==> 03-10 <==
## solver
module solver (
    input clk,
    input reset,
    input insert,
    input advance,
    input [3:0] value,
    output [40:0] solution
);
Settings: LEC_CHECK=0, ABC_AREA=1, CAP_MARGIN=20, CORE_ASPECT_RATIO=0.92, CORE_MARGIN=2, CORE_UTILIZATION=72, CTS_CLUSTER_DIAMETER=400, CTS_CLUSTER_SIZE=99, PLACE_DENSITY=0.41, SLEW_MARGIN=20, TNS_END_PERCENT=15; clock period 5.85 ns.
run.sh (not shown) runs the stock make flow with config.mk's settings and CLKGATE_MAP_FILE=.
==> 10-14 (differences from 03-10) <==
- CELL_PAD_IN_SITES_DETAIL_PLACEMENT: unset -> 2
- CELL_PAD_IN_SITES_GLOBAL_PLACEMENT: unset -> 2
- CORE_ASPECT_RATIO: 0.92 -> 0.97
- CORE_UTILIZATION: 72 -> 50
- CTS_CLUSTER_DIAMETER: 400 -> unset
- CTS_CLUSTER_SIZE: 99 -> 42
- GPL_ROUTABILITY_DRIVEN: unset -> 1
- GPL_TIMING_DRIVEN: unset -> 0
- HOLD_SLACK_MARGIN: unset -> 0.23
- MAX_ROUTING_LAYER: unset -> met4
- MIN_ROUTING_LAYER: unset -> met2
- PLACE_DENSITY: 0.41 -> unset
- SETUP_SLACK_MARGIN: unset -> 0.94
- SLEW_MARGIN: 20 -> 35
- TNS_END_PERCENT: 15 -> unset
==> flow/constraint.sdc (replaced) <==
create_clock -name core_clock -period 9.99 [get_ports {clk}]
set_input_delay 1.9980 -clock core_clock [delete_from_list [all_inputs] [get_ports {clk}]]
set_output_delay 1.9980 -clock core_clock [all_outputs]
set_load 0.01 [all_outputs]
==> results <==
metric                                                                            03-10                                                10-14
Status                                                        aborted with a tool error                            aborted with a tool error
Failing step                                                   global routing (5_1_grt)  global placement without I/O (3_1_place_gp_skip_io)
Core Util at FP                                                                  73.39%                                               50.45%
Most popular library cell in the synthesized design by count   sky130_fd_sc_hd__nand2_1                             sky130_fd_sc_hd__nand2_1
Core ar.                                                                   0.04463 mm^2                                         0.06492 mm^2
Post-synthesis xor/xnor area fraction                                            2.109%                                               2.109%
Yosys cell types                                                                     55                                                   55
Die Width                                                                      226.4 um                                             263.9 um
Net count of the mapped netlist                                                    5349                                                 5349
Vertical die size                                                              208.6 um                                             256.1 um
Synthesized area                                                           0.03275 mm^2                                         0.03275 mm^2
Average cell area after synthesis                                            6.574 um^2                                           6.574 um^2
Yosys Warn Count                                                                      1                                                    1
Cell count listed in synth_stat.txt                                                4982                                                 4982
Number of synthesized flops with an enable pin                                        0                                                    0
Proportion of synthesized area in mux cells                                    0.03056%                                             0.03056%
Most common reg cell                                           sky130_fd_sc_hd__dfxtp_1                             sky130_fd_sc_hd__dfxtp_1
Compound Share, Synth                                                            16.01%                                               16.01%
Chip footprint                                                             0.04721 mm^2                                         0.06756 mm^2
Area figure in the yosys stat output                                       0.03275 mm^2                                         0.03275 mm^2
Synthesized flop and latch total                                                    369                                                  369
Placement row count                                                                  74                                                   92
Yosys top cell area share                                                        22.56%                                               22.56%
Yosys adder share                                                                20.06%                                               20.06%


==> run a <==
==> flow/design.v <==
module solver (
    input clk,
    input reset,
    input insert,
    input advance,
    input [3:0] value,
    output [40:0] solution
);
(* mem2reg *)
reg [40:0] counts [9];
assign solution =
    counts[0] + counts[1] + counts[2]
    + counts[3] + counts[4] + counts[5]
    + counts[6] + counts[7] + counts[8];
always @(posedge clk) begin
    if (reset) begin
        for (integer i = 0; i < 9; i = i + 1) begin
            counts[i] <= 0;
        end
    end if (insert) begin
        counts[value] <= counts[value] + 1;
    end if (advance) begin
        for (integer i = 1; i < 7; i = i + 1) begin
            counts[i - 1] <= counts[i];
        end
        counts[6] <= counts[7] + counts[0];
        counts[7] <= counts[8];
        counts[8] <= counts[0];
    end
end
endmodule
==> flow/run.sh <==
#!/bin/bash
# the make line also repeats each setting of config.mk as NAME=value (left out here)
make -C /OpenROAD-flow-scripts/flow DESIGN_CONFIG=/design/flow/config.mk WORK_HOME=/design/flow/orfs CLKGATE_MAP_FILE= finish
==> flow/config.mk <==
export PLATFORM = sky130hd
export DESIGN_NAME = solver
export DESIGN_NICKNAME = solver
export VERILOG_FILES = /design/flow/design.v
export SDC_FILE = /design/flow/constraint.sdc
export NUM_CORES = 4
export LEC_CHECK = 0
export ABC_AREA = 1
export CAP_MARGIN = 20
export CORE_MARGIN = 2
export CORE_UTILIZATION = 72
export CTS_CLUSTER_DIAMETER = 340
export CTS_CLUSTER_SIZE = 96
export HOLD_SLACK_MARGIN = 0.29
export PLACE_DENSITY = 0.39
export SLEW_MARGIN = 20
==> flow/constraint.sdc <==
create_clock -name core_clock -period 5.03 [get_ports {clk}]
set_input_delay 1.0060 -clock core_clock [delete_from_list [all_inputs] [get_ports {clk}]]
set_output_delay 1.0060 -clock core_clock [all_outputs]
set_load 0.01 [all_outputs]
==> run b (differences from run a) <==
- ABC_AREA: 1 -> default
- CORE_UTILIZATION: 72 -> 40
- CTS_CLUSTER_DIAMETER: 340 -> default
- CTS_CLUSTER_SIZE: 96 -> default
- HOLD_SLACK_MARGIN: 0.29 -> default
- PLACE_DENSITY: 0.39 -> default
==> flow/constraint.sdc (replaced) <==
create_clock -name core_clock -period 8.74 [get_ports {clk}]
set_input_delay 1.7480 -clock core_clock [delete_from_list [all_inputs] [get_ports {clk}]]
set_output_delay 1.7480 -clock core_clock [all_outputs]
set_load 0.01 [all_outputs]
==> run c (differences from run a) <==
- ABC_AREA: 1 -> default
- CTS_CLUSTER_DIAMETER: 340 -> 96
- CTS_CLUSTER_SIZE: 96 -> 14
- HOLD_SLACK_MARGIN: 0.29 -> default
- PLACE_DENSITY: 0.39 -> default
- SETUP_SLACK_MARGIN: default -> -0.41
==> flow/constraint.sdc (replaced) <==
create_clock -name core_clock -period 4.23 [get_ports {clk}]
set_input_delay 0.8460 -clock core_clock [delete_from_list [all_inputs] [get_ports {clk}]]
set_output_delay 0.8460 -clock core_clock [all_outputs]
set_load 0.01 [all_outputs]
==> CHANGELOG.md <==
### Physical design

* Status: aborted with a tool error
* Halt Stage: 5_1_grt
* Tool error: [ERROR GRT-0232] Routing congestion too high. Check the congestion heatmap in the GUI.
* Die area at 47200 um^2
* Place WS at -1240 ps
* YS chip area at 32800 um^2
* Mux share at 0.000306
# the run above: run a

==> CHANGELOG.md <==
### Physical design

* Mux share at 0.0190
* Halt Stage: 5_1_grt
* YS chip area at 30000 um^2
* Place WS at -2320 ps
* Tool error: [ERROR GRT-0232] Routing congestion too high. Check the congestion heatmap in the GUI.
* Die area at 43400 um^2
* Status: aborted with a tool error
# the run above: run c

==> CHANGELOG.md <==
### Metrics

* Peak supply drop at 533 uV
* Htree depth at 2
* Hold path endpoint: counts[3][15]$_DFF_P_
* Place WS at 434 ps
* Core region area at 74400 um^2
* Num tapcells at 969
* YS chip area at 30000 um^2
* Via Count at 27500
* Status: complete, no violations
* Comb/total area at 0.616
* Mux share at 0.0190
* Die area at 77300 um^2
# the run above: run b

